### flow/run.sh
#!/bin/bash
# the make line also repeats each setting of config.mk as NAME=value (left out here)
make -C /OpenROAD-flow-scripts/flow DESIGN_CONFIG=/design/flow/config.mk WORK_HOME=/design/flow/orfs CLKGATE_MAP_FILE= finish
### flow/config.mk
export PLATFORM = sky130hd
export DESIGN_NAME = as2650
export DESIGN_NICKNAME = as2650
export VERILOG_FILES = /design/flow/design.v
export SDC_FILE = /design/flow/constraint.sdc
export NUM_CORES = 4
export LEC_CHECK = 0
export CAP_MARGIN = 20
export CORE_MARGIN = 2
export CORE_UTILIZATION = 66
export SETUP_SLACK_MARGIN = 1.37
export SLEW_MARGIN = 20
### flow/constraint.sdc
create_clock -name core_clock -period 5.44 [get_ports {clk}]
set_input_delay 1.0880 -clock core_clock [delete_from_list [all_inputs] [get_ports {clk}]]
set_output_delay 1.0880 -clock core_clock [all_outputs]
set_load 0.01 [all_outputs]
### flow/design.v
`default_nettype none
module as2650(
	input reset,
	output [12:0] adr,
	input [7:0] dbus_in,
	output [7:0] dbus_out,
	output oeb,
	output rw,
	output opreq,
	output wrp,
	output m_io,
	output d_c,
	input sense,
	output flag,
	input clk
);
	reg [7:0] r0;
	reg [7:0] r123[2:0];
	reg [7:0] r123_2[2:0];
	reg [14:0] pc;
	reg [7:0] psu;
	reg [7:0] psl;
	reg [7:0] ins_reg;
	reg [14:0] stack[7:0];
	reg [7:0] cycle;
	reg halted;
	reg [7:0] holding_reg;
	reg [7:0] addr_buff;
	reg [1:0] idx_ctrl;
	assign flag = psu[6];
	reg r_opreq;
	assign opreq = r_opreq;
	reg r_rw;
	assign rw = r_rw;
	reg [12:0] r_addr;
	assign adr = r_addr;
	reg r_m_io;
	assign m_io = r_m_io;
	reg r_d_c;
	assign d_c = r_d_c;
	reg r_wrp;
	assign wrp = r_wrp;
	reg [7:0] b_buf;
	assign oeb = r_rw ? 0 : 1;
	assign dbus_out = b_buf;
	wire [7:0] instr_reg = ins_reg[1:0] == 0 ? r0 : (psl[4] ? r123_2[ins_reg[1:0] - 1] : r123[ins_reg[1:0] - 1]);
	wire [7:0] instr_reg_p1 = instr_reg + 1;
	wire [7:0] instr_reg_m1 = instr_reg - 1;
	wire [14:0] branch_addr = pc + (dbus_in[6:0] >= 64 ? -(64 - (dbus_in[6:0] - 64)) : dbus_in[6:0]);
	wire carry = psl[0];
	wire overflow = psl[2];
	wire [7:0] rrr = psl[3] ? {carry, instr_reg[7:1]} : {instr_reg[0], instr_reg[7:1]};
	wire [7:0] rrl = psl[3] ? {instr_reg[6:0], carry} : {instr_reg[6:0], instr_reg[7]};
	wire [7:0] input1 = ins_reg[3:2] == 0 ? holding_reg : instr_reg;
	wire [7:0] input2 = ins_reg[3:2] == 0 ? instr_reg : holding_reg;
	wire [7:0] alu_next = alu_step(input1, input2);
	wire [16:0] mul_res = r0 * (psl[4] ? r123_2[0] : r123[0]);
	always @(posedge clk) begin
		if(reset) begin
			pc <= 0;
			r0 <= 0;
			r123[0] <= 0;
			r123[1] <= 0;
			r123[2] <= 0;
			r123_2[0] <= 0;
			r123_2[1] <= 0;
			r123_2[2] <= 0;
			psu <= 0;
			psl <= 0;
			cycle <= 0;
			r_opreq <= 0;
			r_rw <= 0;
			r_addr <= 0;
			r_m_io <= 1;
			r_d_c <= 0;
			r_wrp <= 0;
			halted <= 0;
			idx_ctrl <= 0;
			b_buf <= 0;
		end else if(!halted) begin
			psu[7] <= sense;
			cycle <= cycle + 1;
			if(cycle == 0) begin  
				idx_ctrl <= 0;
				r_m_io <= 1;
				r_opreq <= 1;
				r_rw <= 0;
				r_addr <= pc[12:0];
				pc <= pc + 1;
			end else if(cycle == 1) begin  
				ins_reg <= dbus_in;
				r_opreq <= 0;
			end else begin
				if(ins_reg[4]) begin
					if(ins_reg[3]) begin
						if(ins_reg == 'h9B || ins_reg == 'hBB) begin
							if(cycle == 2) begin  
								pc <= pc + 1;
								r_addr <= pc[12:0];
								r_opreq <= 1;
								r_rw <= 0;
							end else if(cycle == 3) begin  
								if(dbus_in[7]) begin  
									r_addr <= branch_addr[12:0];
									r_opreq <= 1;
									r_rw <= 0;
									cycle <= 8;
									ins_reg <= ins_reg == 'h9B ? 'h1B : 'h3B;
								end else begin  
									pc <= {1'b0, 1'b0, branch_addr[12:0]};
									r_opreq <= 0;
									cycle <= 0;
								end
							end
						end else if(ins_reg == 'h9F || ins_reg == 'hBF) begin
							if(cycle == 2) begin
								pc <= pc + 1;
								r_addr <= pc;
								r_opreq <= 1;
								r_rw <= 0;
							end else if(cycle == 3) begin
								addr_buff <= dbus_in;
								pc <= pc + 1;
								r_addr <= pc;
							end else if(cycle == 4) begin
								if(ins_reg == 'hBF) begin
									stack[psu[2:0]] <= pc;
									psu[2:0] <= psu[2:0] + 1;
								end
								if(addr_buff[7]) begin  
									r_addr <= {addr_buff[4:0], dbus_in};
								end else begin  
									r_opreq <= 0;
									pc <= {addr_buff[4:0], dbus_in} + (psl[4] ? r123_2[2] : r123[2]);
									cycle <= 0;
								end
							end else if(cycle == 5) begin
								addr_buff <= dbus_in;
								r_addr <= r_addr + 1;
							end else if(cycle == 6) begin
								pc <= {addr_buff[6:0], dbus_in};
								r_opreq <= 0;
								cycle <= 0;
							end
						end else begin
							if(cycle == 2) begin
								if(ins_reg[7:4] == 'h5 || ins_reg[7:4] == 'h7 || ins_reg[7:4] == 'hD || ins_reg[7:4] == 'hF) begin
									write_reg(ins_reg[7:4] == 'hD ? instr_reg_p1 : (ins_reg[7:4] == 'hF ? instr_reg_m1 : instr_reg), ins_reg[1:0]);
									if((ins_reg[7:4] == 'hD ? instr_reg_p1 : (ins_reg[7:4] == 'hF ? instr_reg_m1 : instr_reg)) == 0) begin  
										pc <= pc + (ins_reg[2] ? 2 : 1);
										cycle <= 0;
									end else begin
										pc <= pc + 1;
										r_addr <= pc;
										r_opreq <= 1;
										r_rw <= 0;
									end
								end else begin
									if(
										((ins_reg[7:4] == 'h1 || ins_reg[7:4] == 'h3)
										&&
										(ins_reg[1:0] != 'b11 && ins_reg[1:0] != psl[7:6]))
										||
										((ins_reg[7:4] == 'h9 || ins_reg[7:4] == 'hB)
										&&
										(ins_reg[1:0] == psl[7:6]))
										) begin  
										pc <= pc + (ins_reg[2] ? 2 : 1);
										cycle <= 0;
									end else begin
										pc <= pc + 1;
										r_addr <= pc;
										r_opreq <= 1;
										r_rw <= 0;
									end
								end
							end else if(cycle == 3) begin
								if(!ins_reg[2]) begin  
									if(dbus_in[7]) begin  
										r_addr <= branch_addr[12:0];
										cycle <= 8;
									end else begin  
										push_stack();
										pc <= branch_addr[12:0];
										r_opreq <= 0;
										cycle <= 0;
									end
								end else begin  
									addr_buff <= dbus_in;
									pc <= pc + 1;
									r_addr <= pc;
								end
							end else if(cycle == 4) begin  
								if(addr_buff[7]) begin  
									r_addr <= {addr_buff[4:0], dbus_in};
									cycle <= 8;
								end else begin  
									push_stack();
									pc <= {addr_buff[6:0], dbus_in};
									r_opreq <= 0;
									cycle <= 0;
								end
							end else if(cycle == 8) begin  
								addr_buff <= dbus_in;
								r_addr <= r_addr + 1;
							end else if(cycle == 9) begin  
								push_stack();
								pc <= {dbus_in[4:0], addr_buff};
								r_opreq <= 0;
								cycle <= 0;
							end
						end
					end else begin
						if((ins_reg[7:4] == 'h1 || ins_reg[7:4] == 'h3) && ins_reg[2]) begin
							if(cycle == 2) begin
								if(ins_reg[1:0] == 'b11 || ins_reg[1:0] == psl[7:6]) begin  
									pc <= stack[psu[2:0] - 3'd1];
									psu[2:0] <= psu[2:0] - 1;
									if(ins_reg[7:4] == 'h3) begin  
										psu[5] <= 0;
									end
									cycle <= 0;
								end else begin  
									cycle <= 0;
								end
							end
						end else if((ins_reg[7:4] == 'h3 || ins_reg[7:4] == 'h7) && !ins_reg[2]) begin
							if(cycle == 2) begin
								r_opreq <= 1;
								r_rw <= 0;
								r_m_io <= 0;
								r_d_c <= ins_reg[7:4] == 'h7 ? 1 : 0;
							end else if(cycle == 3) begin
								set_cc_for(dbus_in);
								write_reg(dbus_in, ins_reg[1:0]);
								r_opreq <= 0;
								r_m_io <= 1;
								cycle <= 0;
							end
						end else if((ins_reg[7:4] == 'hB || ins_reg[7:4] == 'hF) && !ins_reg[2]) begin
							if(cycle == 2) begin
								r_opreq <= 1;
								r_rw <= 1;
								b_buf <= instr_reg;
								r_m_io <= 0;
								r_d_c <= ins_reg[7:4] == 'hF ? 1 : 0;
							end else if(cycle == 3) begin
								r_wrp <= 1;
							end else if(cycle == 4) begin
								r_wrp <= 0;
								r_opreq <= 0;
								r_rw <= 0;
								r_m_io <= 1;
								cycle <= 0;
							end
						end else if(ins_reg[7:4] == 'h5 && !ins_reg[2]) begin
							if(cycle == 2) begin
								if(psl[3]) begin
									psl[0] <= instr_reg[0];
									psl[5] <= instr_reg[6];
								end
								set_cc_for(rrr);
								write_reg(rrr, ins_reg[1:0]);
								cycle <= 0;
							end
						end else if(ins_reg[7:4] == 'hD && !ins_reg[2]) begin
							if(cycle == 2) begin
								if(psl[3]) begin
									psl[0] <= instr_reg[7];
									psl[5] <= instr_reg[4];
								end
								set_cc_for(rrl);
								write_reg(rrl, ins_reg[1:0]);
								cycle <= 0;
							end
						end else if(ins_reg[7:4] >= 'h94 && ins_reg[7:4] <= 'h97) begin  
							if(cycle == 2) begin
								write_reg(instr_reg + (psl[0] ? 0 : 'hA0) + (psl[5] ? 0 : 'h0A), ins_reg[1:0]);
								cycle <= 0;
							end
						end else begin
							if(cycle == 2) begin
								if(ins_reg == 'h90) begin  
									if(psl[4]) begin
										r123_2[1] <= mul_res[7:0];
										r123_2[2] <= mul_res[15:8];
									end else begin
										r123[1] <= mul_res[7:0];
										r123[2] <= mul_res[15:8];
									end
									cycle <= 0;
								end else if(ins_reg == 'h91) begin  
									if(psl[4]) begin
										r0 <= r123_2[0];
										r123_2[0] <= r0;
									end else begin
										r0 <= r123[0];
										r123[0] <= r0;
									end
									cycle <= 0;
								end else if(ins_reg == 'h10) begin  
									r0 <= stack[psu[2:0] - 3'd1][7:0];
									if(psl[4]) begin
										r123_2[0] <= stack[psu[2:0] - 3'd1][14:8];
									end else begin
										r123[0] <= stack[psu[2:0] - 3'd1][14:8];
									end
									psu[2:0] <= psu[2:0] - 1;
									cycle <= 0;
								end else if(ins_reg == 'h11) begin  
									stack[psu[2:0] - 3'd1][7:0] <= r0;
									if(psl[4]) begin
										stack[psu[2:0]][14:8] <= r123_2[0];
									end else begin
										stack[psu[2:0]][14:8] <= r123[0];
									end
									psu[2:0] <= psu[2:0] + 1;
									cycle <= 0;
								end else if(ins_reg == 'h12) begin
									r0 <= psu;
									set_cc_for(r0);
									cycle <= 0;
								end else if(ins_reg == 'h13) begin
									r0 <= psl;
									set_cc_for(r0);
									cycle <= 0;
								end else if(ins_reg == 'h92) begin
									psu <= r0;
								end else if(ins_reg == 'h93) begin
									psl <= r0;
								end else begin
									r_rw <= 0;
									r_opreq <= 1;
									pc <= pc + 1;
									r_addr <= pc;
								end
							end else if(cycle == 3) begin
								if(ins_reg == 'h74) begin
									psu <= psu & ~dbus_in;
								end else if(ins_reg == 'h75) begin
									psl <= psl & ~dbus_in;
								end else if(ins_reg == 'h76) begin
									psu <= psu | dbus_in;
								end else if(ins_reg == 'h77) begin
									psl <= psl | dbus_in;
								end else if(ins_reg == 'hB4 || ins_reg == 'hB6) begin
									psl[7:6] <= (psu & dbus_in) == dbus_in ? 0 : 2;
								end else if(ins_reg == 'hB5 || ins_reg == 'hB7) begin
									psl[7:6] <= (psl & dbus_in) == dbus_in ? 0 : 2;
								end else if(ins_reg >= 'hF4 && ins_reg <= 'hF7) begin  
									psl[7:6] <= (instr_reg & dbus_in) == dbus_in ? 0 : 2;
								end
								r_opreq <= 0;
								cycle <= 0;
							end
						end
					end
				end else begin
					if(cycle == 2) begin
						if(ins_reg == 'h40) begin  
							halted <= 1;
							cycle <= 0;
						end else if(ins_reg == 'hC0) begin  
							cycle <= 0;
						end else begin
							if(ins_reg[3:2] == 0) begin  
								if(ins_reg[7:4] == 0) begin  
									r0 <= instr_reg;
									set_cc_for(instr_reg);
									cycle <= 0;
								end else if(ins_reg[7:4] == 'hC && ins_reg[3:2] == 0) begin  
									write_reg(r0, ins_reg[1:0]);
									set_cc_for(r0);
									cycle <= 0;
								end else begin  
									holding_reg <= r0;
									cycle <= 4;
								end
							end else begin
								r_opreq <= 1;
								r_rw <= 0;
								r_addr <= pc[12:0];
								pc <= pc + 1;
								if(ins_reg[3:2] == 1) begin
									cycle <= 3;
								end else if(ins_reg[3:2] == 2) begin
									cycle <= 'b10_000000;
								end else if(ins_reg[3:2] == 3) begin
									cycle <= 'b11_000000;
								end
							end
						end
					end else if(cycle == 3) begin
						r_opreq <= 0;
						holding_reg <= dbus_in;
					end else if(cycle == 4) begin
						if(ins_reg[7:5] == 7) begin
							if(psl[1]) begin
								psl[7:6] <= input1 > input2 ? 'b01 : (input1 < input2 ? 'b10 : 'b00);
							end else begin
								psl[7:6] <= input1[7] == input2[7] ? (input1 > input2 ? 'b01 : (input1 < input2 ? 'b10 : 'b00)) : (input1[7] ? 'b10 : 'b01);
							end
						end else begin
							set_cc_for(alu_next);
							write_reg(alu_next, idx_ctrl != 0 || ins_reg[3:2] == 0 ? 0 : ins_reg[1:0]);
							if(ins_reg[7:5] == 4 || ins_reg[7:5] == 5) begin
								psl[5] <= alu_next[4];
								psl[2] <= input1[7] == input2[7] && alu_next[7] != input1[7];
								psl[0] <= alu_next < input1;
							end
						end
						r_opreq <= 0;
						cycle <= 0;
					end
					else if(cycle == 8) begin
						if(ins_reg >= 'hC4 && ins_reg <= 'hC7) begin
							cycle <= 0;
						end else begin
							r_wrp <= 1;
						end
					end else if(cycle == 9) begin
						r_rw <= 0;
						r_wrp <= 0;
						r_opreq <= 0;
						cycle <= 0;
					end
					else if(cycle == 'b10_000000) begin
						cycle <= dbus_in[7] ? 'b01_000000 : (ins_reg[7:5] == 6 ? 8 : 3);  
						r_addr <= pc[12:0] + 1 + (dbus_in[6:0] >= 64 ? -(64 - (dbus_in[6:0] - 64)) : dbus_in[6:0]);  
						if(!dbus_in[7]) begin
							setup_read();
						end
					end
					else if(cycle == 'b11_000000) begin
						addr_buff <= dbus_in;  
						r_addr <= r_addr + 1;  
						pc <= pc + 1;
					end else if(cycle == 'b11_000001) begin
						cycle <= addr_buff[7] ? 'b01_000000 : (ins_reg[7:5] == 6 ? 8 : 3);  
						idx_ctrl <= addr_buff[6:5];
						if(!addr_buff[7]) begin
							if(addr_buff[6:5] == 0) begin
								r_addr <= {addr_buff[4:0], dbus_in};
							end else begin
								r_addr <= {addr_buff[4:0], dbus_in} + (addr_buff[6:5] == 1 ? instr_reg_p1 : (addr_buff[6:5] == 2 ? instr_reg_m1 : instr_reg));
								write_reg(addr_buff[6:5] == 1 ? instr_reg_p1 : (addr_buff[6:5] == 2 ? instr_reg_m1 : instr_reg), ins_reg[1:0]);
							end
							setup_read();
						end else begin
							r_addr <= {addr_buff[4:0], dbus_in};
						end
					end
					else if(cycle == 'b01_000000) begin
						addr_buff <= dbus_in;  
						r_addr <= r_addr + 1;  
					end else if(cycle == 'b01_000001) begin
						if(idx_ctrl == 0) begin
							r_addr <= {addr_buff[4:0], dbus_in};
						end else begin
							r_addr <= {addr_buff[4:0], dbus_in} + (idx_ctrl[1:0] == 1 ? instr_reg_p1 : (idx_ctrl[1:0] == 2 ? instr_reg_m1 : instr_reg));
							write_reg(idx_ctrl[1:0] == 1 ? instr_reg_p1 : (idx_ctrl[1:0] == 2 ? instr_reg_m1 : instr_reg), ins_reg[1:0]);
						end
						cycle <= ins_reg[7:5] == 6 ? 8 : 3;  
						setup_read();
					end
				end
			end
		end
	end
	task write_reg(input [7:0] data, input [1:0] r_addr);
		begin
			if(r_addr == 0) begin
				r0 <= data;
			end else begin
				if(psl[4]) begin
					r123_2[r_addr - 1] <= data;
				end else begin
					r123[r_addr - 1] <= data;
				end
			end
		end
	endtask
	task push_stack();
		begin
			if(ins_reg[7:4] == 'h3 || ins_reg[7:4] == 'h7 || ins_reg[7:4] == 'hB) begin
				stack[psu[2:0]] <= pc;
				psu[2:0] <= psu[2:0] + 1;
			end
		end
	endtask
	task set_cc_for(input [7:0] val);
		begin
			psl[7:6] <= val > 127 ? 'b10 : (val != 0 ? 'b01 : 'b00);
		end
	endtask
	task setup_read();
		begin
			if(ins_reg[7:4] == 'hC) begin
				r_rw <= 1;
				b_buf <= addr_buff[6:5] != 0 ? r0 : instr_reg;  
				cycle <= 8;
			end
		end
	endtask
	function [7:0] alu_step(input [7:0] input1, input [7:0] input2);
		begin
			if(ins_reg[7:5] == 1) begin
				alu_step = input1 ^ input2;
			end else if(ins_reg[7:5] == 2) begin
				alu_step = input1 & input2;
			end else if(ins_reg[7:5] == 3) begin
				alu_step = input1 | input2;
			end else if(ins_reg[7:5] == 4) begin
				alu_step = input1 + input2 + (psl[3] && psl[0]);
			end else if(ins_reg[7:5] == 5) begin
				alu_step = input1 + ~input2 + (!psl[3] || psl[0]);
			end else begin
				alu_step = input2;
			end
		end
	endfunction
endmodule
==> flow_summary.toml, run 1 <==
# implementation run metrics
[outcome]
lastStage = "global routing (5_1_grt)"
tool.error = "[ERROR GRT-0232] Routing congestion too high. Check the congestion heatmap in the GUI."
outcome = "did not finish"

[yosys]
fp_nets = 3784
synth.largest_area_cell = "edfxtp_1"
synth_cell_type_count = 100
top_cell_area_share = 0.215
yosysWarnings = 1
yosysCellCount = 3609
synth-edff-count = 208
synth.avg_cell_area_um2 = 8.05
ff_type = "edfxtp_1"
syn_area_um2 = 29000
ys_area_um2 = 29000
netlist_top_cells_count = "390 x nand2_1, 337 x nor2_1, 267 x a21oi_1, 267 x clkbuf_1, 225 x o21ai_0"
ys_sh_xor = 0.0377
top_logic_kind = "AND-OR/OR-AND gates"
most_common_cell = "nand2_1"
yosys.area_share.adder = 0.0824
yosys.stat.seqShare = 0.267
ys_ff = 284
area_leaders = "edfxtp_1 22%, dfxtp_1 5.2%, ha_1 5.2%, nand2_1 5.0%, a21oi_1 4.6%"
netlist_instances = 3609
muxShareOfSynthArea = 0.0927
synthAoiAreaFrac = 0.268
simple_gate_area_frac = 0.188
async_flop_share = 0

[global_routing]
track_usage = 0.768
grt.overflow.total = 173

[clock_network]
cts-root-buf = "clkbuf_16"
h-tree-depth = 1
clockBufferDepth = 3
numCtsBuffers = 31
cts_sinks = 284

[floorplanning]
core_area_um2 = 43300
rows = 76
fp_util = 0.671
pin_count = 39
die_w_um = 214
die_area_um2 = 45700
die_height_um = 214

[placed_design]
dp_hpwl_um = 102000
io_buffers = 38
routabilityCongestion = 1.22
what timing repair did:
action | in CTS
endpoints found under the setup margin | 285
resized | 310
setup buffers | 110
pin swaps | 169
hold buffers | 0
gates cloned | 5
per-stage QoR:
| stage | utilization | setup slack [ns] | TNS, ns | cell area [µm²] | instances |
|---|---|---|---|---|---|
| 4_1_cts | 0.801 | 0.339 | 0 | 34600 | 4306 |
| 3_3_place_gp | 0.721 | -0.313 | -1.06 | 31200 | 4133 |
| 3_5_place_dp | 0.721 | -0.129 | -0.410 | 31200 | 4133 |
| 2_1_floorplan | - | 0.358 | 0 | 29800 | 3609 |
metal layers:
layer,overflow,GRT usage
met1,3,0.803
met2,66,0.914
met3,4,0.609
met4,100,0.730
met5,0,0.324
==> run 2, diff against run 1 <==
Settings changed: CORE_UTILIZATION 66 to 64, CTS_CLUSTER_DIAMETER set to 29, MAX_ROUTING_LAYER set to met4, SETUP_SLACK_MARGIN 1.37 to 1.77.
Clock period 5.44 ns to 6.04 ns, I/O delays scaled along.
==> run 2 against run 1 <==
Compared with the run above:
- the run again fails in global routing (5_1_grt)
- area after synthesis unchanged
- synthesized cell count stayed put
- die size increased by 3.1%
==> flow_summary.toml, run 2 <==
# implementation run metrics
[outcome]
outcome = "did not finish"
lastStage = "global routing (5_1_grt)"
tool.error = "[ERROR GRT-0232] Routing congestion too high. Check the congestion heatmap in the GUI."

[yosys]
synth.largest_area_cell = "edfxtp_1"
ys_ff = 284
synth_cell_type_count = 100
top_cell_area_share = 0.215
synthAoiAreaFrac = 0.268
most_common_cell = "nand2_1"
ys_area_um2 = 29000
syn_area_um2 = 29000
muxShareOfSynthArea = 0.0927
ff_type = "edfxtp_1"
synth-edff-count = 208
netlist_instances = 3609
simple_gate_area_frac = 0.188
top_logic_kind = "AND-OR/OR-AND gates"
area_leaders = "edfxtp_1 22%, dfxtp_1 5.2%, ha_1 5.2%, nand2_1 5.0%, a21oi_1 4.6%"
yosys.area_share.adder = 0.0824
fp_nets = 3784
yosysWarnings = 1
async_flop_share = 0
yosys.stat.seqShare = 0.267
netlist_top_cells_count = "390 x nand2_1, 337 x nor2_1, 267 x a21oi_1, 267 x clkbuf_1, 225 x o21ai_0"
ys_sh_xor = 0.0377
yosysCellCount = 3609
synth.avg_cell_area_um2 = 8.05

[placed_design]
routabilityCongestion = 1.17
io_buffers = 38
dp_hpwl_um = 104000
dp_cells = 4119
placed_area_um2 = 31000

[clock_network]
numCtsBuffers = 73
clockBufferDepth = 3
h-tree-depth = 3
ctsHoldBuffers = 0
cts-root-buf = "clkbuf_16"
cts_sinks = 284

[floorplanning]
die_height_um = 217
die_w_um = 217
core_area_um2 = 45100
fp_util = 0.644
pin_count = 39
rows = 78
die_area_um2 = 47100

[global_routing]
track_usage = 0.880
grt.overflow.total = 237
[run 2: timing repair]
item / in CTS
resized: 255
pin swaps: 90
cloned: 0
setup endpoints to repair: 288
setup buffers: 96
[run 2: per-layer routing]
metal	GRT usage	overflow
met1	0.883	15
met2	0.966	100
met3	0.791	40
met4	0.837	82
met5	-	-
[run 2: through the flow]
step	worst slack [ns]	hold WS, ns
CTS	0.867	0.497
detailed placement	0.229	0.487
global placement	0.355	0.475
floorplan	0.945	0.460
==> run 3, diff against run 2 <==
Settings changed: ABC_AREA set to 1, CORE_UTILIZATION 64 to 51, CTS_CLUSTER_DIAMETER 29 to not set, MAX_ROUTING_LAYER met4 to not set, SETUP_SLACK_MARGIN 1.77 to not set, TNS_END_PERCENT set to 10.
Clock period 6.04 ns to 4.03 ns, I/O delays scaled along.
==> run 3 against run 2 <==
Compared with the run above:
- the layout now fails its checks (setup timing)
- die size increased by 28%
- synthesized cell count increased by 25%
- area after synthesis increased by 2.8%
==> flow_summary.toml, run 3 <==
# implementation run metrics
[yosys]
fp_nets = 4688
synth-edff-count = 208
yosys.area_share.adder = 0.0798
ys_ff = 284
async_flop_share = 0
synth.largest_area_cell = "edfxtp_1"
yosysWarnings = 1
ys_area_um2 = 29900
syn_area_um2 = 29900
yosysCellCount = 4513
muxShareOfSynthArea = 0.00101
top_logic_kind = "simple AND/OR/NAND/NOR gates"
netlist_top_cells_count = "1026 x nand2_1, 511 x inv_1, 495 x o21ai_0"
synthAoiAreaFrac = 0.253
synth.avg_cell_area_um2 = 6.62
netlist_instances = 4513
ys_sh_xor = 0.0270
synth_cell_type_count = 81
area_leaders = "edfxtp_1 21%, nand2_1 13%, o21ai_0 8.3%, inv_1 6.4%, a21oi_1 6.0%"
ff_type = "edfxtp_1"
top_cell_area_share = 0.209
most_common_cell = "nand2_1"
yosys.stat.seqShare = 0.260
simple_gate_area_frac = 0.274

[job]
cap_violations = 0
warning_count = 52

[power_and_ir_drop]
powerDensity_nw_per_um2 = 628
switching_power_uw = 13000
switching_share = 0.522
pwr-share-clk = 0.141
pg_comb_uw = 17400
clock_power_uw = 3510
pwr-share-seq = 0.159
combPwrFrac = 0.700
pg_seq_uw = 3970
cellLeakagePower_uw = 0.0175
p_int_uw = 11900
peakVddDrop_v = 0.000422
power_uw = 24900
top_power_group = "combinational logic"

[setup_path]
reg2reg_slack_ns = -1.11
path_max_fanout = 6
worstSetupStartpointType = "register"
reg2reg_to = "r123[2][7]$_DFFE_PP_"
path_class = "reg -> reg"
crit_arrival_ns = 5.58
cp.depth = 26
r2r_cells = 26
crit_family = "adder cells"
slowest_stage = "fa_1"
worst-endpoint-required_ns = 4.47
crit_path_end = "r123[2][7]$_DFFE_PP_"
cp_num_buf_inv = 4
crit_path_max_incr_delay_ns = 0.53
end_kind = "register"

[global_routing]
track_usage = 0.528
grt.overflow.total = 0
grt_max_degree = 76
grt_pass1_vias = 35584
grt_pass1_wl_um = 234000
antenna_found_initial = 15

[final_layout]
stdcell_area_um2 = 39600
syn_to_final_growth_pct = 32.7
ff_latch_area_um2 = 7770
n_fill_cell = 4974
fin_nets = 5315
fin_cells = 5942
comb_area_um2 = 20900

[placed_design]
routabilityCongestion = 1.13
dp_hpwl_um = 124000
io_buffers = 38
dp_cells = 5796
placed_area_um2 = 35800
place_ws_ns = -1.25

[detailed_routing]
wl_um = 170000
drt_iter0_drc = 6768
first_pass_iters = 12
drc = 0
via_count = 39616
avgRoutedWirePerCell_um = 28.6
antenna_left = 0
vias_per_cell = 6.67

[sta]
finalCriticalPeriod_ns = 5.14
worstMarginPinSlew_ns = 1.19
rsz0062_at_grt = "true"
setup_violations = 70
max_freq_mhz = 194
hold_violations = 0
slew_violations = 0
setup_ws_ns = -1.11
timing.final.crit_share = 1.28
skew_ns = 0.0367
slew_headroom = 0.201

[hold_path]
hp-start = "b_buf[0]$_SDFFE_PP0P_"
whs_path_depth = 1
hold_path_class = "reg -> reg"
hold_end = "b_buf[0]$_SDFFE_PP0P_"

[clock_network]
cts-root-buf = "clkbuf_16"
h-tree-depth = 2
ctsHoldBuffers = 0
cts_sinks = 284
clockBufferDepth = 3
cts_tree = "built"
numCtsBuffers = 36
clk_latency_ns = 0.61
clkTransAtPathRegs_ns = 0.07

[floorplanning]
die_w_um = 246
core_area_um2 = 57800
rows = 88
die_area_um2 = 60500
pin_count = 39
fp_util = 0.517
die_height_um = 246

[outcome]
outcome = "complete, but fails checks"
so.violations = "setup timing"
-- run 3: per-stage QoR --
step                      setup TNS [ns]   util  hold slack [ns]
after floorplan                    -9.05      -            0.440
after global placement            -38.69  0.619            0.448
after detailed placement          -42.20  0.619            0.452
after CTS                         -26.56  0.652            0.471
after global routing              -34.52  0.685            0.499
final                             -24.12  0.686            0.465
-- run 3: final cells by class --
type | count | share of cell area
Sequential cell | 284 | 0.196
Tap cell | 765 | 0.0241
Clock inverter | 26 | 0.00764
Antenna cell | 9 | 0.000568
Multi-Input combinational cell | 3440 | 0.526
Timing Repair Buffer | 816 | 0.168
Inverter | 562 | 0.0542
Clock buffer | 40 | 0.0231
-- run 3: routing by layer --
layer | track usage | wire length [µm] | vias up
li1 | - | - | 16683
met1 | 0.633 | 56700 | 18029
met2 | 0.767 | 68200 | 3647
met3 | 0.206 | 27400 | 1249
met4 | 0.383 | 17500 | 8
met5 | 0 | 69 | -
-- run 3: repair_timing --
| action | 4_1_cts | 5_1_grt |
|---|---|---|
| setup buffers | 29 | 54 |
| resized | 99 | 415 |
| endpoints found under the setup margin | 84 | 221 |
| pin swaps | 37 | 182 |
| gates cloned | 0 | 2 |
==> run 4, diff against run 3 <==
Settings changed: CAP_MARGIN 20 to 15, CELL_PAD_IN_SITES_DETAIL_PLACEMENT set to 0, CELL_PAD_IN_SITES_GLOBAL_PLACEMENT set to 1, CORE_ASPECT_RATIO set to 1.68, CORE_UTILIZATION 51 to 50, CTS_CLUSTER_DIAMETER set to 240, CTS_CLUSTER_SIZE set to 73, HOLD_SLACK_MARGIN set to 0.17, SETUP_SLACK_MARGIN set to -0.03, TNS_END_PERCENT 10 to 5.
Clock period 4.03 ns to 4.6 ns, I/O delays scaled along.
==> run 4 against run 3 <==
Compared with the run above:
- the flow now stops in global routing (5_1_grt)
- synthesized cell count unchanged
- die size rose by 2.1%
- area after synthesis did not move
==> flow_summary.toml, run 4 <==
# implementation run metrics
[yosys]
top_cell_area_share = 0.209
ys_ff = 284
yosys.area_share.adder = 0.0798
synth_cell_type_count = 81
ff_type = "edfxtp_1"
netlist_top_cells_count = "1026 x nand2_1, 511 x inv_1, 495 x o21ai_0"
async_flop_share = 0
netlist_instances = 4513
yosysWarnings = 1
synth-edff-count = 208
ys_sh_xor = 0.0270
simple_gate_area_frac = 0.274
synthAoiAreaFrac = 0.253
most_common_cell = "nand2_1"
fp_nets = 4688
yosys.stat.seqShare = 0.260
top_logic_kind = "simple AND/OR/NAND/NOR gates"
yosysCellCount = 4513
ys_area_um2 = 29900
muxShareOfSynthArea = 0.00101
synth.avg_cell_area_um2 = 6.62
area_leaders = "edfxtp_1 21%, nand2_1 13%, o21ai_0 8.3%, inv_1 6.4%, a21oi_1 6.0%"
synth.largest_area_cell = "edfxtp_1"
syn_area_um2 = 29900

[clock_network]
h-tree-depth = 1
cts_sinks = 284
cts-root-buf = "clkbuf_16"
numCtsBuffers = 7
clockBufferDepth = 3

[placed_design]
io_buffers = 38
dp_hpwl_um = 134000
routabilityCongestion = 1.17
placed_area_um2 = 34500

[floorplanning]
die_area_um2 = 61800
rows = 116
die_height_um = 321
pin_count = 39
fp_util = 0.503
die_w_um = 193
core_area_um2 = 59400

[global_routing]
track_usage = 0.622
grt.overflow.total = 109

[outcome]
lastStage = "global routing (5_1_grt)"
tool.error = "[ERROR GRT-0116] Global routing finished with congestion. Check the congestion regions in the DRC Viewer."
outcome = "did not finish"
run 4: per-layer routing:
| layer | overflow | track usage |
|---|---|---|
| met1 | 0 | 0.636 |
| met2 | 51 | 0.846 |
| met3 | 1 | 0.370 |
| met4 | 57 | 0.615 |
| met5 | 0 | 0.0761 |
run 4: metrics by stage:
stage          setup slack [ns]  instances
2_1_floorplan            -0.124       4513
3_3_place_gp             -0.560       5628
3_5_place_dp             -0.629       5628
4_1_cts                  -0.382       5651
run 4: timing repair:
| action | CTS |
|---|---|
| resized | 46 |
| pin swaps | 23 |
| endpoints found under the setup margin | 23 |
| hold buffers | 0 |
| setup buffers | 14 |
==> run 5, diff against run 4 <==
Settings changed: ABC_AREA 1 to not set, CELL_PAD_IN_SITES_GLOBAL_PLACEMENT 1 to 0, CORE_ASPECT_RATIO 1.68 to 1.64, CORE_UTILIZATION 50 to 58, CTS_CLUSTER_SIZE 73 to not set, TNS_END_PERCENT 5 to 50.
Clock period 4.6 ns to 4.95 ns, I/O delays scaled along.
==> run 5 against run 4 <==
Compared with the run above:
- the run again fails in global routing (5_1_grt)
- die size decreased by 16%
- synthesized cell count down 20%
- area after synthesis fell by 2.8%
==> flow_summary.toml, run 5 <==
# implementation run metrics
[yosys]
yosys.area_share.adder = 0.0824
ff_type = "edfxtp_1"
muxShareOfSynthArea = 0.0927
top_cell_area_share = 0.215
synthAoiAreaFrac = 0.268
ys_ff = 284
ys_sh_xor = 0.0377
most_common_cell = "nand2_1"
netlist_instances = 3609
area_leaders = "edfxtp_1 22%, dfxtp_1 5.2%, ha_1 5.2%, nand2_1 5.0%, a21oi_1 4.6%"
yosysCellCount = 3609
fp_nets = 3784
synth_cell_type_count = 100
synth-edff-count = 208
netlist_top_cells_count = "390 x nand2_1, 337 x nor2_1, 267 x a21oi_1, 267 x clkbuf_1, 225 x o21ai_0"
simple_gate_area_frac = 0.188
synth.avg_cell_area_um2 = 8.05
async_flop_share = 0
yosysWarnings = 1
syn_area_um2 = 29000
synth.largest_area_cell = "edfxtp_1"
yosys.stat.seqShare = 0.267
ys_area_um2 = 29000
top_logic_kind = "AND-OR/OR-AND gates"

[floorplanning]
fp_util = 0.583
rows = 105
die_area_um2 = 51900
die_height_um = 291
die_w_um = 179
pin_count = 39
core_area_um2 = 49800

[clock_network]
clockBufferDepth = 3
h-tree-depth = 1
cts_sinks = 284
numCtsBuffers = 30
cts-root-buf = "clkbuf_16"

[placed_design]
place_ws_ns = -0.689
io_buffers = 38
placed_area_um2 = 33600
dp_cells = 4531
routabilityCongestion = 1.20
dp_hpwl_um = 122000

[global_routing]
grt.overflow.total = 702
track_usage = 0.807

[outcome]
outcome = "did not finish"
tool.error = "[ERROR GRT-0116] Global routing finished with congestion. Check the congestion regions in the DRC Viewer."
lastStage = "global routing (5_1_grt)"
## run 5: metrics by stage
step	hold WS, ns	TNS (ns)
CTS	0.503	-2.15
detailed placement	0.488	-11.83
global placement	0.470	-8.10
floorplan	0.460	-0.353
## run 5: what timing repair did
action / in CTS
gates cloned: 1
setup buffers: 45
endpoints found under the setup margin: 43
gates resized: 184
pin swaps: 98
hold buffers: 0
## run 5: layer usage
layer | GRT usage | overflow
met1 | 0.804 | 4
met2 | 0.944 | 405
met3 | 0.686 | 21
met4 | 0.808 | 264
met5 | 0.335 | 8
==> run 6, diff against run 5 <==
Settings changed: ABC_AREA set to 1, CORE_ASPECT_RATIO 1.64 to 0.5, CORE_UTILIZATION 58 to 72, CTS_CLUSTER_SIZE set to 14, HOLD_SLACK_MARGIN 0.17 to 0.21, PLACE_DENSITY_LB_ADDON set to 0.2, SETUP_SLACK_MARGIN -0.03 to -0.25, SLEW_MARGIN 20 to 40, TNS_END_PERCENT 50 to not set.
Clock period 4.95 ns to 3.63 ns, I/O delays scaled along.
==> run 6 against run 5 <==
Compared with the run above:
- the flow again stops in global routing (5_1_grt)
- synthesized cell count rose by 25%
- area after synthesis is 2.8% higher
- die size down 17%
==> flow_summary.toml, run 6 <==
# implementation run metrics
[outcome]
outcome = "did not finish"
lastStage = "global routing (5_1_grt)"
tool.error = "[ERROR GRT-0116] Global routing finished with congestion. Check the congestion regions in the DRC Viewer."

[floorplanning]
fp_util = 0.734
pin_count = 39
core_area_um2 = 40700
die_w_um = 292
die_area_um2 = 43200
rows = 52
die_height_um = 148

[clock_network]
clockBufferDepth = 3
ctsHoldBuffers = 0
cts_sinks = 284
h-tree-depth = 1
cts-root-buf = "clkbuf_16"
numCtsBuffers = 24

[yosys]
top_logic_kind = "simple AND/OR/NAND/NOR gates"
yosysCellCount = 4513
synth.avg_cell_area_um2 = 6.62
synthAoiAreaFrac = 0.253
area_leaders = "edfxtp_1 21%, nand2_1 13%, o21ai_0 8.3%, inv_1 6.4%, a21oi_1 6.0%"
netlist_instances = 4513
fp_nets = 4688
synth-edff-count = 208
ys_sh_xor = 0.0270
simple_gate_area_frac = 0.274
yosysWarnings = 1
muxShareOfSynthArea = 0.00101
most_common_cell = "nand2_1"
async_flop_share = 0
synth.largest_area_cell = "edfxtp_1"
yosys.stat.seqShare = 0.260
synth_cell_type_count = 81
top_cell_area_share = 0.209
syn_area_um2 = 29900
yosys.area_share.adder = 0.0798
ff_type = "edfxtp_1"
netlist_top_cells_count = "1026 x nand2_1, 511 x inv_1, 495 x o21ai_0"
ys_area_um2 = 29900
ys_ff = 284

[placed_design]
routabilityCongestion = 1.36
dp_hpwl_um = 114000
io_buffers = 38

[global_routing]
grt.overflow.total = 2124
track_usage = 0.987
==> run 6: timing repair <==
action	4_1_cts
gates cloned	1
buffers inserted	77
pin swaps	160
hold endpoints to repair	0
resized	347
endpoints found under the setup margin	98
==> run 6: through the flow <==
step	cell area [µm²]	worst slack, ns	utilization	std cells
4_1_cts	38200	-1.47	0.939	5676
3_5_place_dp	35700	-1.74	0.877	5578
3_3_place_gp	35700	-1.37	0.877	5578
2_1_floorplan	30200	-1.09	-	4513
==> run 6: layer usage <==
metal / overflow / global-route usage
met5: 41 / 0.817
met4: 514 / 1.02
met3: 189 / 0.898
met2: 1172 / 1.11
met1: 208 / 0.948
==> run 7, diff against run 6 <==
Settings changed: ABC_AREA 1 to not set, CAP_MARGIN 15 to 20, CELL_PAD_IN_SITES_DETAIL_PLACEMENT 0 to not set, CELL_PAD_IN_SITES_GLOBAL_PLACEMENT 0 to not set, CORE_ASPECT_RATIO 0.5 to not set, CORE_UTILIZATION 72 to 40, CTS_CLUSTER_DIAMETER 240 to not set, CTS_CLUSTER_SIZE 14 to not set, HOLD_SLACK_MARGIN 0.21 to not set, PLACE_DENSITY_LB_ADDON 0.2 to not set, SETUP_SLACK_MARGIN -0.25 to not set, SLEW_MARGIN 40 to 20.
Clock period 3.63 ns to 6.54 ns, I/O delays scaled along.
==> run 7 against run 6 <==
Compared with the run above:
- now clean on timing, DRC and antenna
- area after synthesis decreased by 2.8%
- die size grew 73%
- synthesized cell count decreased by 20%
==> flow_summary.toml, run 7 <==
# implementation run metrics
[global_routing]
grt.busiest_layer = "met2"
antenna_found_initial = 3
grt_use_met1 = 0.496
grt.overflow.total = 0
grtUsageMet3 = 0.125
grt_pass1_wl_um = 210000
use_met2 = 0.557
grt_max_degree = 54
track_usage = 0.382
grt_pass1_vias = 29464

[yosys]
most_common_cell = "nand2_1"
muxShareOfSynthArea = 0.0927
ys_ff = 284
simple_gate_area_frac = 0.188
netlist_instances = 3609
ys_area_um2 = 29000
async_flop_share = 0
synth.avg_cell_area_um2 = 8.05
top_logic_kind = "AND-OR/OR-AND gates"
synthAoiAreaFrac = 0.268
synth_cell_type_count = 100
fp_nets = 3784
ys_sh_xor = 0.0377
netlist_top_cells_count = "390 x nand2_1, 337 x nor2_1, 267 x a21oi_1, 267 x clkbuf_1, 225 x o21ai_0"
syn_area_um2 = 29000
synth.largest_area_cell = "edfxtp_1"
top_cell_area_share = 0.215
yosysCellCount = 3609
ff_type = "edfxtp_1"
yosys.area_share.adder = 0.0824
synth-edff-count = 208
yosys.stat.seqShare = 0.267
area_leaders = "edfxtp_1 22%, dfxtp_1 5.2%, ha_1 5.2%, nand2_1 5.0%, a21oi_1 4.6%"
yosysWarnings = 1

[clock_network]
numCtsBuffers = 39
cts_setup_buffers = 0
cts-root-buf = "clkbuf_16"
clockBufferDepth = 3
cts_sinks = 284
h-tree-depth = 2
clkTransAtPathRegs_ns = 0.06
post_cts_resized = 0
cts_tree = "built"
clk_latency_ns = 0.63
ctsHoldBuffers = 0

[power_and_ir_drop]
cellLeakagePower_uw = 0.0122
pwr-share-seq = 0.221
top_power_group = "combinational logic"
clock_power_uw = 2310
pwr-share-clk = 0.211
combPwrFrac = 0.568
pg_seq_uw = 2430
p_int_uw = 5460
peakVddDrop_v = 0.000270
switching_power_uw = 5520
powerDensity_nw_per_um2 = 340
switching_share = 0.503
pg_comb_uw = 6230

[detailed_routing]
drt_iter0_drc = 5373
antenna_left = 0
via_count = 31926
vias_per_cell = 7.02
first_pass_iters = 10
drc = 0
wl_um = 146000
avgRoutedWirePerCell_um = 32.2

[setup_path]
end_kind = "register"
reg2reg_to = "r_addr[12]$_SDFFE_PP0P_"
slowest_stage = "dfxtp_1"
worst-endpoint-required_ns = 7.08
crit_path_max_incr_delay_ns = 0.70
crit_family = "AND-OR/OR-AND gates"
reg2reg_slack_ns = 0.49
path_max_fanout = 13
cp.depth = 21
r2r_cells = 21
path_class = "reg -> reg"
cp_num_buf_inv = 5
worstSetupStartpointType = "register"
crit_arrival_ns = 6.59
crit_chain = "buf_4 -> or3b_1 -> o22ai_1 -> nor3_2 -> inv_1 -> buf_4 -> ha_1 -> o311ai_1 -> nor3_1 -> a22oi_1 -> xnor2_1 -> inv_1 -> ha_1 -> inv_1 -> o21bai_1 -> a21oi_1 -> nor3_1 -> xnor2_1 -> a221oi_1 -> a221oi_1 -> a211oi_1"
path_common_cell = "inv_1"
crit_path_end = "r_addr[12]$_SDFFE_PP0P_"

[hold_path]
hold_path_class = "reg -> reg"
hp-start = "b_buf[4]$_SDFFE_PP0P_"
whs_path_depth = 2
hold_end = "b_buf[4]$_SDFFE_PP0P_"

[placed_design]
dp_cells = 4472
io_buffers = 38
place_ws_ns = 0.347
dp_hpwl_um = 108000
routabilityCongestion = 1.06

[sta]
tns_ns = 0
setup_violations = 0
worstMarginPinSlew_ns = 1.23
slew_violations = 0
slew_headroom = 0.179
setup_ws_ns = 0.491
max_freq_mhz = 165
finalCriticalPeriod_ns = 6.05
rsz0062_at_grt = "false"
skew_ns = 0.0418
timing.final.crit_share = 0.925
hold_violations = 0

[floorplanning]
die_w_um = 273
pin_count = 39
core_area_um2 = 71700
die_height_um = 273
die_area_um2 = 74800
rows = 98
fp_util = 0.405

[final_layout]
ff_latch_area_um2 = 7770
fin_nets = 3738
syn_to_final_growth_pct = 11.3
fin_cells = 4551
comb_area_um2 = 19500
n_fill_cell = 7217

[outcome]
outcome = "timing/DRC/antenna clean"

[job]
cap_violations = 0
warning_count = 47
-- run 7: area by class of cell --
| cell class | count | area share |
|---|---|---|
| inverter | 179 | 0.0208 |
| timing repair buffer | 224 | 0.0551 |
| clock buffer | 47 | 0.0321 |
| sequential | 284 | 0.240 |
| clock inverter | 25 | 0.00980 |
| tap | 950 | 0.0368 |
| multi-input combinational | 2835 | 0.605 |
| antenna | 7 | 0.000542 |
-- run 7: per-layer routing --
layer / up-vias / wire, µm
li1: 13432 / -
met1: 15313 / 56200
met2: 2516 / 59800
met3: 661 / 19800
met4: 4 / 10600
met5: - / 36
-- run 7: metrics by stage --
step	power, µW	cell area (µm²)	util	hold WS [ns]
after detailed placement	8330	30900	0.431	0.485
after global routing	11300	32300	0.450	0.529
after global placement	8340	30900	0.431	0.476
after CTS	10600	32300	0.450	0.495
final	11000	32300	0.450	0.498
after floorplan	6050	29000	-	0.460
==> run 8, diff against run 7 <==
Settings changed: CORE_UTILIZATION 40 to 18.
Clock period 6.54 ns to 7.24 ns, I/O delays scaled along.
==> run 8 against run 7 <==
Compared with the run above:
- clock power down 19%
- non-clock buffer count is 33 lower
- still clean on timing, DRC and antenna
- critical endpoint is now r_addr[8]$_SDFFE_PP0P_
- worst setup slack better by 0.019 ns
- routed wire length grew 3.7%
- area after synthesis did not move
- largest power group unchanged
- sequential power decreased by 8%
- first-iteration DRC count rose by 1.2%
- final cell count increased by 26%
- die size grew 120%
==> flow_summary.toml, run 8 <==
# implementation run metrics
[outcome]
outcome = "timing/DRC/antenna clean"

[power_and_ir_drop]
clock_power_uw = 1860
combPwrFrac = 0.577
pwr-share-seq = 0.231
pg_seq_uw = 2240
switching_power_uw = 4970
cellLeakagePower_uw = 0.0119
powerDensity_nw_per_um2 = 291
pwr-share-clk = 0.192
p_int_uw = 4730
top_power_group = "combinational logic"
switching_share = 0.512
power_uw = 9700
pg_comb_uw = 5600
peakVddDrop_v = 0.000198

[clock_network]
cts-root-buf = "clkbuf_16"
cts_tree = "built"
ctsHoldBuffers = 0
clk_latency_ns = 0.61
clockBufferDepth = 3
h-tree-depth = 2
clkTransAtPathRegs_ns = 0.06
numCtsBuffers = 36
post_cts_resized = 0
cts_setup_buffers = 0
cts_sinks = 284

[detailed_routing]
antenna_left = 0
first_pass_iters = 7
vias_per_cell = 5.53
drt_iter0_drc = 5435
via_count = 31626
drc = 0
wl_um = 152000
avgRoutedWirePerCell_um = 26.6

[yosys]
synthAoiAreaFrac = 0.268
yosys.area_share.adder = 0.0824
syn_area_um2 = 29000
muxShareOfSynthArea = 0.0927
synth.avg_cell_area_um2 = 8.05
synth-edff-count = 208
synth_cell_type_count = 100
synth.largest_area_cell = "edfxtp_1"
ff_type = "edfxtp_1"
netlist_instances = 3609
ys_ff = 284
most_common_cell = "nand2_1"
async_flop_share = 0
yosys.stat.seqShare = 0.267
top_cell_area_share = 0.215
yosysCellCount = 3609
netlist_top_cells_count = "390 x nand2_1, 337 x nor2_1, 267 x a21oi_1, 267 x clkbuf_1, 225 x o21ai_0"
simple_gate_area_frac = 0.188
top_logic_kind = "AND-OR/OR-AND gates"
yosysWarnings = 1
ys_area_um2 = 29000
ys_sh_xor = 0.0377
area_leaders = "edfxtp_1 22%, dfxtp_1 5.2%, ha_1 5.2%, nand2_1 5.0%, a21oi_1 4.6%"
fp_nets = 3784

[setup_path]
worst-endpoint-required_ns = 7.74
reg2reg_to = "r_addr[8]$_SDFFE_PP0P_"
path_class = "reg -> reg"
reg2reg_slack_ns = 0.51
worstSetupStartpointType = "register"
r2r_cells = 21
cp_num_buf_inv = 2
end_kind = "register"
crit_arrival_ns = 7.23
slowest_stage = "ha_1"
crit_chain = "inv_1 -> ha_1 -> mux2i_1 -> o22ai_1 -> nor3_2 -> buf_4 -> ha_1 -> a22oi_1 -> xnor2_1 -> ha_1 -> a21o_1 -> a21oi_1 -> o21bai_1 -> a21oi_1 -> o21bai_1 -> a21oi_1 -> nor2_1 -> a221o_1 -> nand3_1 -> a222oi_1 -> a211oi_1"
critPathLaunch = "ins_reg[1]$_DFFE_PP_"
crit_path_end = "r_addr[8]$_SDFFE_PP0P_"
crit_family = "AND-OR/OR-AND gates"
cp.depth = 21
crit_path_max_incr_delay_ns = 0.77
timing.rr.start = "ins_reg[1]$_DFFE_PP_"
path_max_fanout = 13

[global_routing]
grt.overflow.total = 0
grtUsageMet3 = 0.0477
track_usage = 0.178
grt_pass1_wl_um = 216000
antenna_found_initial = 3
use_met2 = 0.259
grt_use_met1 = 0.237
grt.busiest_layer = "met2"
grt_max_degree = 83
grt_pass1_vias = 29483

[floorplanning]
fp_util = 0.181
die_height_um = 406
rows = 147
die_w_um = 406
die_area_um2 = 165000
pin_count = 39
core_area_um2 = 160000

[job]
warning_count = 47
cap_violations = 0

[sta]
slew_headroom = 0.0997
timing.final.crit_share = 0.930
max_freq_mhz = 149
hold_violations = 0
skew_ns = 0.0394
worstMarginPinSlew_ns = 1.34
setup_ws_ns = 0.510
finalCriticalPeriod_ns = 6.73
setup_violations = 0
slew_violations = 0
tns_ns = 0
rsz0062_at_grt = "false"

[hold_path]
hold_path_class = "reg -> reg"
whs_path_depth = 2

[placed_design]
routabilityCongestion = 1.06
place_ws_ns = 0.750
dp_hpwl_um = 112000
io_buffers = 38
placed_area_um2 = 32200

[final_layout]
syn_to_final_growth_pct = 14.9
fin_nets = 3702
stdcell_area_um2 = 33400
-- run 8: cell type report --
| cell class | instances | area (µm²) |
|---|---|---|
| inverters | 179 | 672 |
| well taps | 2160 | 2700 |
| repair buffers | 191 | 1540 |
| clock buffers | 51 | 957 |
| multi-input cells | 2835 | 19500 |
| flip-flops and latches | 284 | 7770 |
| diodes | 4 | 10.0 |
| clock inverters | 14 | 193 |
| fillers | 17863 | 127000 |
-- run 8: routing by layer --
layer  wire length, µm  share of wire
met4             10200          0.067
met2             61900           0.41
met5                12       0.000079
met3             19900           0.13
met1             59800           0.39
-- run 8: through the flow --
| stage | std cells | hold WS (ns) | util |
|---|---|---|---|
| 2_1_floorplan | 3609 | 0.460 | - |
| 3_3_place_gp | 5647 | 0.475 | 0.201 |
| 3_5_place_dp | 5647 | 0.486 | 0.201 |
| 4_1_cts | 5712 | 0.495 | 0.208 |
| 5_1_grt | 5714 | 0.519 | 0.208 |
| 6_report | 5718 | 0.499 | 0.208 |
==> run 9, diff against run 8 <==
Settings changed: CAP_MARGIN 20 to 15, CELL_PAD_IN_SITES_DETAIL_PLACEMENT set to 0, CELL_PAD_IN_SITES_GLOBAL_PLACEMENT set to 0, CORE_ASPECT_RATIO set to 1.93, CORE_UTILIZATION 18 to 72, CTS_CLUSTER_DIAMETER set to 240, HOLD_SLACK_MARGIN set to 0.17, PLACE_DENSITY_LB_ADDON set to 0.25, SETUP_SLACK_MARGIN set to -0.03, SLEW_MARGIN 20 to 40.
Clock period 7.24 ns to 4.95 ns, I/O delays scaled along.
==> run 9 against run 8 <==
Compared with the run above:
- the run now fails in global routing (5_1_grt)
- area after synthesis is the same
- die size shrank 74%
- synthesized cell count is the same
==> flow_summary.toml, run 9 <==
# implementation run metrics
[yosys]
synthAoiAreaFrac = 0.268
yosys.area_share.adder = 0.0824
ys_area_um2 = 29000
simple_gate_area_frac = 0.188
netlist_top_cells_count = "390 x nand2_1, 337 x nor2_1, 267 x a21oi_1, 267 x clkbuf_1, 225 x o21ai_0"
synth.avg_cell_area_um2 = 8.05
top_cell_area_share = 0.215
synth.largest_area_cell = "edfxtp_1"
top_logic_kind = "AND-OR/OR-AND gates"
ys_ff = 284
syn_area_um2 = 29000
most_common_cell = "nand2_1"
netlist_instances = 3609
synth_cell_type_count = 100
ys_sh_xor = 0.0377
synth-edff-count = 208
fp_nets = 3784
area_leaders = "edfxtp_1 22%, dfxtp_1 5.2%, ha_1 5.2%, nand2_1 5.0%, a21oi_1 4.6%"
yosysCellCount = 3609
yosysWarnings = 1
async_flop_share = 0
ff_type = "edfxtp_1"
muxShareOfSynthArea = 0.0927
yosys.stat.seqShare = 0.267

[outcome]
lastStage = "global routing (5_1_grt)"
outcome = "did not finish"
tool.error = "[ERROR GRT-0116] Global routing finished with congestion. Check the congestion regions in the DRC Viewer."

[floorplanning]
pin_count = 39
core_area_um2 = 39900
die_area_um2 = 42100
die_w_um = 149
rows = 102
die_height_um = 283
fp_util = 0.727

[placed_design]
dp_hpwl_um = 107000
dp_cells = 4298
place_ws_ns = -0.752
routabilityCongestion = 1.36
io_buffers = 38

[global_routing]
grt.overflow.total = 1105
track_usage = 0.868

[clock_network]
numCtsBuffers = 27
h-tree-depth = 1
cts-root-buf = "clkbuf_16"
clockBufferDepth = 3
cts_sinks = 284
==> run 9: through the flow <==
step,util,hold slack [ns],cell area (µm²)
after CTS,0.853,0.513,34100
after detailed placement,0.815,0.498,32500
after global placement,0.814,0.472,32500
after floorplan,-,0.460,29400
==> run 9: layer usage <==
metal,GRT overflow,GRT usage
met1,23,0.844
met2,659,1.01
met3,37,0.740
met4,366,0.891
met5,20,0.531
==> run 9: repair_timing <==
item                       4_1_cts
setup endpoints to repair       41
hold endpoints to repair         0
gates cloned                     1
pin swaps                       53
resized                         91
setup buffers                   32
hold buffers                     0
==> run 10, diff against run 9 <==
Settings changed: CORE_ASPECT_RATIO 1.93 to 1.08, CORE_UTILIZATION 72 to 65, CTS_CLUSTER_DIAMETER 240 to 28, HOLD_SLACK_MARGIN 0.17 to -0.08, MAX_ROUTING_LAYER set to met4, PLACE_DENSITY_LB_ADDON 0.25 to not set, SLEW_MARGIN 40 to 20, TNS_END_PERCENT set to 5.
==> run 10 against run 9 <==
Compared with the run above:
- the flow again stops in global routing (5_1_grt)
- synthesized cell count unchanged
- die size up 10%
- area after synthesis unchanged
==> flow_summary.toml, run 10 <==
# implementation run metrics
[yosys]
synth.largest_area_cell = "edfxtp_1"
muxShareOfSynthArea = 0.0927
netlist_instances = 3609
ys_sh_xor = 0.0377
ys_area_um2 = 29000
area_leaders = "edfxtp_1 22%, dfxtp_1 5.2%, ha_1 5.2%, nand2_1 5.0%, a21oi_1 4.6%"
async_flop_share = 0
yosys.stat.seqShare = 0.267
yosys.area_share.adder = 0.0824
synthAoiAreaFrac = 0.268
top_cell_area_share = 0.215
most_common_cell = "nand2_1"
top_logic_kind = "AND-OR/OR-AND gates"
synth.avg_cell_area_um2 = 8.05
ff_type = "edfxtp_1"
yosysWarnings = 1
fp_nets = 3784
syn_area_um2 = 29000
synth_cell_type_count = 100
simple_gate_area_frac = 0.188
ys_ff = 284
synth-edff-count = 208
yosysCellCount = 3609
netlist_top_cells_count = "390 x nand2_1, 337 x nor2_1, 267 x a21oi_1, 267 x clkbuf_1, 225 x o21ai_0"

[floorplanning]
fp_util = 0.658
pin_count = 39
core_area_um2 = 44100
die_height_um = 224
die_w_um = 207
rows = 80
die_area_um2 = 46400

[clock_network]
numCtsBuffers = 75
clockBufferDepth = 3
h-tree-depth = 3
cts_sinks = 284
cts-root-buf = "clkbuf_16"

[outcome]
lastStage = "global routing (5_1_grt)"
tool.error = "[ERROR GRT-0116] Global routing finished with congestion. Check the congestion regions in the DRC Viewer."
outcome = "did not finish"

[global_routing]
track_usage = 0.775
grt.overflow.total = 20

[placed_design]
io_buffers = 38
dp_hpwl_um = 106000
dp_cells = 4366
routabilityCongestion = 1.25
-- run 10: through the flow --
| stage | utilization | cell area [µm²] | hold WS, ns | setup WS [ns] |
|---|---|---|---|---|
| 2_1_floorplan | - | 29400 | 0.460 | -0.159 |
| 3_3_place_gp | 0.741 | 32700 | 0.475 | -0.643 |
| 3_5_place_dp | 0.741 | 32700 | 0.490 | -0.668 |
| 4_1_cts | 0.811 | 35800 | 0.497 | -0.305 |
-- run 10: repair_timing --
action / CTS
hold buffers: 0
pin swaps: 55
setup buffers: 17
endpoints found under the setup margin: 41
gates resized: 119
-- run 10: metal layers --
layer | GRT usage | overflow
met5 | - | -
met4 | 0.709 | 11
met3 | 0.598 | 1
met2 | 0.910 | 8
met1 | 0.803 | 0
==> run 11, diff against run 10 <==
Settings changed: CAP_MARGIN 15 to 20, CELL_PAD_IN_SITES_DETAIL_PLACEMENT 0 to not set, CELL_PAD_IN_SITES_GLOBAL_PLACEMENT 0 to not set, CORE_ASPECT_RATIO 1.08 to not set, CORE_UTILIZATION 65 to 61, CTS_CLUSTER_DIAMETER 28 to 29, HOLD_SLACK_MARGIN -0.08 to not set, MAX_ROUTING_LAYER met4 to not set, SETUP_SLACK_MARGIN -0.03 to 1.6, TNS_END_PERCENT 5 to not set.
Clock period 4.95 ns to 5.38 ns, I/O delays scaled along.
==> run 11 against run 10 <==
Compared with the run above:
- the flow again stops in global routing (5_1_grt)
- area after synthesis unchanged
- synthesized cell count stayed put
- die size grew 6.4%
==> flow_summary.toml, run 11 <==
# implementation run metrics
[outcome]
outcome = "did not finish"
lastStage = "global routing (5_1_grt)"
tool.error = "[ERROR GRT-0232] Routing congestion too high. Check the congestion heatmap in the GUI."

[placed_design]
dp_hpwl_um = 106000
dp_cells = 4220
place_ws_ns = -0.0405
io_buffers = 38
placed_area_um2 = 31800
routabilityCongestion = 1.17

[yosys]
ys_area_um2 = 29000
synth.largest_area_cell = "edfxtp_1"
async_flop_share = 0
netlist_instances = 3609
yosysWarnings = 1
ys_ff = 284
netlist_top_cells_count = "390 x nand2_1, 337 x nor2_1, 267 x a21oi_1, 267 x clkbuf_1, 225 x o21ai_0"
most_common_cell = "nand2_1"
muxShareOfSynthArea = 0.0927
synthAoiAreaFrac = 0.268
synth.avg_cell_area_um2 = 8.05
area_leaders = "edfxtp_1 22%, dfxtp_1 5.2%, ha_1 5.2%, nand2_1 5.0%, a21oi_1 4.6%"
simple_gate_area_frac = 0.188
synth_cell_type_count = 100
synth-edff-count = 208
ys_sh_xor = 0.0377
fp_nets = 3784
ff_type = "edfxtp_1"
top_logic_kind = "AND-OR/OR-AND gates"
syn_area_um2 = 29000
yosys.stat.seqShare = 0.267
yosys.area_share.adder = 0.0824
yosysCellCount = 3609
top_cell_area_share = 0.215

[floorplanning]
pin_count = 39
core_area_um2 = 46800
die_area_um2 = 49400
rows = 79
die_w_um = 222
die_height_um = 222
fp_util = 0.621

[clock_network]
ctsHoldBuffers = 0
numCtsBuffers = 70
clockBufferDepth = 3
h-tree-depth = 3
cts-root-buf = "clkbuf_16"
cts_sinks = 284

[global_routing]
track_usage = 0.844
grt.overflow.total = 265
## run 11: what timing repair did
action,4_1_cts
endpoints found under the setup margin,409
setup buffers,148
gates cloned,3
gates resized,369
pin swaps,223
## run 11: stage by stage
step	setup TNS, ns	total power [µW]	hold slack, ns
floorplan	0	7560	0.460
global placement	0	10200	0.467
detailed placement	-0.0405	10400	0.485
CTS	0	16200	0.498
## run 11: routing by layer
| layer | track usage | GRT overflow |
|---|---|---|
| met1 | 0.866 | 13 |
| met2 | 0.944 | 111 |
| met3 | 0.754 | 23 |
| met4 | 0.799 | 115 |
| met5 | 0.485 | 3 |
==> run 12, diff against run 11 <==
Settings changed: ABC_AREA set to 1, CORE_UTILIZATION 61 to 70, CTS_CLUSTER_DIAMETER 29 to not set, SETUP_SLACK_MARGIN 1.6 to not set.
Clock period 5.38 ns to 3.98 ns, I/O delays scaled along.
==> run 12 against run 11 <==
Compared with the run above:
- die size down 10%
- the flow again stops in global routing (5_1_grt)
- synthesized cell count up 25%
- area after synthesis is 2.8% higher
==> flow_summary.toml, run 12 <==
# implementation run metrics
[outcome]
outcome = "did not finish"
lastStage = "global routing (5_1_grt)"
tool.error = "[ERROR GRT-0116] Global routing finished with congestion. Check the congestion regions in the DRC Viewer."

[clock_network]
ctsHoldBuffers = 0
cts-root-buf = "clkbuf_16"
clockBufferDepth = 3
numCtsBuffers = 31
h-tree-depth = 1
cts_sinks = 284

[floorplanning]
die_area_um2 = 44300
pin_count = 39
die_w_um = 211
die_height_um = 211
rows = 75
fp_util = 0.710
core_area_um2 = 42000

[yosys]
synth_cell_type_count = 81
most_common_cell = "nand2_1"
synth.largest_area_cell = "edfxtp_1"
ys_sh_xor = 0.0270
yosys.stat.seqShare = 0.260
yosysWarnings = 1
ff_type = "edfxtp_1"
yosys.area_share.adder = 0.0798
netlist_instances = 4513
ys_ff = 284
synth-edff-count = 208
async_flop_share = 0
top_cell_area_share = 0.209
synth.avg_cell_area_um2 = 6.62
syn_area_um2 = 29900
synthAoiAreaFrac = 0.253
fp_nets = 4688
yosysCellCount = 4513
muxShareOfSynthArea = 0.00101
ys_area_um2 = 29900
netlist_top_cells_count = "1026 x nand2_1, 511 x inv_1, 495 x o21ai_0"
top_logic_kind = "simple AND/OR/NAND/NOR gates"
area_leaders = "edfxtp_1 21%, nand2_1 13%, o21ai_0 8.3%, inv_1 6.4%, a21oi_1 6.0%"
simple_gate_area_frac = 0.274

[placed_design]
dp_hpwl_um = 105000
place_ws_ns = -1.05
dp_cells = 5451
io_buffers = 38
routabilityCongestion = 1.31

[global_routing]
track_usage = 0.823
grt.overflow.total = 449
## run 12: per-layer routing
layer / overflow / track usage
met5: 5 / 0.449
met4: 164 / 0.795
met1: 12 / 0.837
met2: 226 / 0.963
met3: 42 / 0.684
## run 12: what timing repair did
action | 4_1_cts
resized | 370
cloned | 1
endpoints found under the hold margin | 0
buffers inserted | 100
pin swaps | 180
setup endpoints to repair | 87
## run 12: through the flow
| stage | hold slack, ns | cell area, µm² | util | total power (µW) |
|---|---|---|---|---|
| after floorplan | 0.440 | 30200 | - | 11500 |
| after detailed placement | 0.458 | 34700 | 0.825 | 17500 |
| after global placement | 0.445 | 34700 | 0.825 | 17200 |
| after CTS | 0.475 | 37800 | 0.898 | 22300 |
==> run 13, diff against run 12 <==
Settings changed: ABC_AREA 1 to 0, CELL_PAD_IN_SITES_DETAIL_PLACEMENT set to 2, CORE_UTILIZATION 70 to 43, CTS_CLUSTER_SIZE set to 36, MAX_ROUTING_LAYER set to met5, MIN_ROUTING_LAYER set to met2, PLACE_DENSITY set to 0.43.
Clock period 3.98 ns to 7.14 ns, I/O delays scaled along.
==> run 13 against run 12 <==
Compared with the run above:
- the run again fails in global routing (5_1_grt)
- synthesized cell count down 20%
- die size is 57% higher
- area after synthesis is 2.8% lower
==> flow_summary.toml, run 13 <==
# implementation run metrics
[outcome]
outcome = "did not finish"
lastStage = "global routing (5_1_grt)"
tool.error = "[ERROR GRT-0116] Global routing finished with congestion. Check the congestion regions in the DRC Viewer."

[yosys]
syn_area_um2 = 29000
netlist_top_cells_count = "390 x nand2_1, 337 x nor2_1, 267 x a21oi_1, 267 x clkbuf_1, 225 x o21ai_0"
ff_type = "edfxtp_1"
fp_nets = 3784
most_common_cell = "nand2_1"
top_cell_area_share = 0.215
simple_gate_area_frac = 0.188
synthAoiAreaFrac = 0.268
async_flop_share = 0
area_leaders = "edfxtp_1 22%, dfxtp_1 5.2%, ha_1 5.2%, nand2_1 5.0%, a21oi_1 4.6%"
yosysCellCount = 3609
synth_cell_type_count = 100
yosys.stat.seqShare = 0.267
ys_ff = 284
synth.largest_area_cell = "edfxtp_1"
synth.avg_cell_area_um2 = 8.05
top_logic_kind = "AND-OR/OR-AND gates"
netlist_instances = 3609
ys_area_um2 = 29000
yosysWarnings = 1
muxShareOfSynthArea = 0.0927
yosys.area_share.adder = 0.0824
ys_sh_xor = 0.0377
synth-edff-count = 208

[global_routing]
grt.overflow.total = 1116
track_usage = 0.925

[floorplanning]
die_area_um2 = 69600
rows = 95
pin_count = 39
core_area_um2 = 67000
die_height_um = 264
die_w_um = 264
fp_util = 0.433

[placed_design]
dp_cells = 4374
dp_hpwl_um = 139000
io_buffers = 38
routabilityCongestion = 1.33

[clock_network]
cts-root-buf = "clkbuf_16"
numCtsBuffers = 38
cts_setup_buffers = 0
post_cts_resized = 0
cts_sinks = 284
h-tree-depth = 2
ctsHoldBuffers = 0
clockBufferDepth = 3
-- run 13: routing by layer --
metal,GRT overflow,GRT usage
met1,-,-
met2,147,0.932
met3,676,0.998
met4,158,0.802
met5,135,0.875
-- run 13: per-stage QoR --
stage                     power, µW  setup slack [ns]  cell area (µm²)
after floorplan                5540             0.881            29000
after global placement         7680             0.855            30700
after detailed placement       8090             0.321            30700
after CTS                     10300             0.159            32000
Power figures rest on the tool's default switching activity, not on a simulated workload.
